==> flow/design.v (excerpt) <==
module axi_stream_insert_header #(
    parameter DATA_WD = 32,
    parameter DATA_BYTE_WD = DATA_WD / 8,
    parameter BYTE_CNT_WD = $clog2(DATA_BYTE_WD)
) (
    input clk,
    input rst_n,
    input valid_in,
    input [DATA_WD-1 : 0] data_in,
    input [DATA_BYTE_WD-1 : 0] keep_in,
    input last_in,
    output ready_in,
    output valid_out,
    output [DATA_WD-1 : 0] data_out,
    output [DATA_BYTE_WD-1 : 0] keep_out,
    output last_out,
    input ready_out,
    input valid_insert,
    input [DATA_WD-1 : 0] header_insert,
    input [DATA_BYTE_WD-1 : 0] keep_insert,
    input [BYTE_CNT_WD : 0] byte_insert_cnt,
    output ready_insert
);
function [BYTE_CNT_WD:0]count_1;
    input [DATA_BYTE_WD-1:0] data_in;
    reg [BYTE_CNT_WD:0]cnt,n;
begin
    cnt=0;
    for (n=0;n<DATA_BYTE_WD; n=n+1) begin
        if(data_in[n])
            cnt = cnt+1'b1; 
            count_1 =cnt;
    end
end
endfunction
localparam IDEL = 4'b0001;
localparam HAEDER_INSERT = 4'b0010;
localparam WAIT = 4'b0100;
localparam IN_OUT = 4'b1000;
reg [3:0] current_state;
reg [3:0] next_state;
reg [BYTE_CNT_WD : 0] byte_insert_cnt_temp;
reg [DATA_BYTE_WD-1 : 0] keep_insert_temp;
reg [DATA_WD-1:0] mem [0:4];
reg [1:0] addr_in;
reg [1:0] addr_out;
reg[4:0] cnt_temp;
reg [DATA_BYTE_WD-1 : 0] keepin_last;
wire [BYTE_CNT_WD:0] keepin_last_count;
wire [4:0] out_cnt ;
reg [2*DATA_WD-1 : 0] data_out_reg;
reg [2*DATA_BYTE_WD-1 : 0] keep_out_reg;
reg last_out_reg;
reg [4:0]cnt_out_temp;
    assign keepin_last_count = count_1(keepin_last); 
    assign ready_in = (current_state == HAEDER_INSERT || current_state==IN_OUT)?1'b1:1'b0;
    assign ready_insert = (current_state == IDEL)?1'b1:1'b0;
    assign valid_out = (current_state == IN_OUT)?1'b1:1'b0;
    assign out_cnt = (keepin_last_count+byte_insert_cnt_temp>DATA_BYTE_WD)?cnt_temp+1'b1:cnt_temp; 
    always @(posedge clk or negedge rst_n) begin
        if(!rst_n)begin
            current_state <= IDEL;
        end else begin
            current_state <= next_state;
        end
    end
  ...
Size in the first run: roughly 1700 cells after synthesis, ~120 I/O pins.
make LEC_CHECK=0 ABC_AREA=1 CAP_MARGIN=20 CELL_PAD_IN_SITES_DETAIL_PLACEMENT=0 CORE_MARGIN=2 CORE_UTILIZATION=70 CTS_CLUSTER_DIAMETER=322 CTS_CLUSTER_SIZE=62 GPL_ROUTABILITY_DRIVEN=0 HOLD_SLACK_MARGIN=0.28 SETUP_SLACK_MARGIN=1.72 SLEW_MARGIN=20 finish   # period 2.25 ns
run.sh (not shown) runs the stock make flow with config.mk's settings and CLKGATE_MAP_FILE=.
The baseline failed in clock tree synthesis (4_1_cts), error DPL-0038.
Next try:
Settings changed: ABC_AREA 1 to unset, CELL_PAD_IN_SITES_DETAIL_PLACEMENT 0 to unset, CORE_UTILIZATION 70 to 66, CTS_CLUSTER_DIAMETER 322 to unset, CTS_CLUSTER_SIZE 62 to unset, GPL_ROUTABILITY_DRIVEN 0 to unset, HOLD_SLACK_MARGIN 0.28 to unset, PLACE_DENSITY set to 0.6, SETUP_SLACK_MARGIN 1.72 to unset.
Clock period 2.25 ns to 4.29 ns, I/O delays scaled along.
Outcome:
- With this change the flow passed the timing, design-rule and antenna checks
- synthesized area drops by a little under a tenth
- synthesized cell count came out lower by a quarter to a third
- die size came out lower slightly
Next try:
Settings changed: CORE_UTILIZATION 66 to 40.
Clock period 4.29 ns to 5.5 ns, I/O delays scaled along.
Final area came out higher slightly.
Die area came out higher by well over a third.
Clock skew came out higher by 0.0062 ns.
Wire length came out higher by a little under a tenth.
Sequential share of layout area came out lower by 0.23 points.
Next try:
Settings changed: CORE_UTILIZATION 40 to 51, CTS_CLUSTER_DIAMETER set to 338, CTS_CLUSTER_SIZE set to 100.
=>
- hold slack gets worse by 0.0085 ns
- core utilization rose by 13 points
- global-route usage rose by 5.3 points
- wire length fell by 4.4%
- power fell by 0.71%
- die size fell by 21%


== wip/quartz ==
axi_stream_insert_header again, from the RTL that the note above started with.
clock: 3.65 ns
lec_check: 0
abc_area: 1
cap_margin: 0
core_margin: 2
core_utilization: 70
place_density: 0.74
setup_slack_margin: 0.94
slew_margin: 20
From the logs: wip/quartz reached the end of the flow and failed the layout checks with setup timing.
Edits applied to the flow inputs when going from wip/quartz to wip/yarrow:
- removing ABC_AREA (formerly 1)
- changing CAP_MARGIN from 0 to 20
- removing PLACE_DENSITY (formerly 0.74)
- changing SETUP_SLACK_MARGIN from 0.94 to -0.27
- changing CORE_UTILIZATION from 70 to 72
- changing the clock period (ns, I/O delays scaled along) from 3.65 to 3.53
Results
Die area | wip/yarrow < wip/quartz. Complete run, failing final checks: wip/yarrow, reason setup timing. | relative slew slack | higher: wip/quartz |. Taking wip/quartz as the reference, in wip/yarrow synthesized area divided by synthesized cell count increased by about 26% relative to the old numbers; number of core rows went down 6.3%. The summed area of non-filler cells in the final layout number comes out higher for wip/quartz vs wip/yarrow. Relative to wip/quartz, share of the cycle needed by the critical path after routing increased by 10 points in wip/yarrow. In the tables for wip/quartz and wip/yarrow, met2 track utilization from global routing reads lower with wip/quartz. Share of total power in combinational logic in wip/yarrow is 4.8 points lower than in wip/quartz. [compare] base=wip/quartz new=wip/yarrow: worst hold slack lost 6.7 ps; power after layout lost about 8%; summed standard-cell area reported by yosys lost about 7%.
Input changes introduced in wip/raven (baseline for comparison: wip/yarrow):
- swapping 72 for 47 in CORE_UTILIZATION
- putting PLACE_DENSITY at 0.6 where nothing was set
- clearing SETUP_SLACK_MARGIN, which used to be -0.27
- swapping 3.53 for 4.76 in the clock period (ns, I/O delays scaled along)
Results
- wip/raven completed end to end with timing, DRC and antenna clean.
- Of wip/raven and wip/yarrow, it is wip/raven that has the lower combinational power.
- Clock power share is lower on wip/yarrow
- Diff wip/yarrow -> wip/raven: overall power of the completed layout shrank by 4.9 mW, total instance count after detailed placement grew by 70.
No activity file was given, so power comes from the tool's default toggle rates.
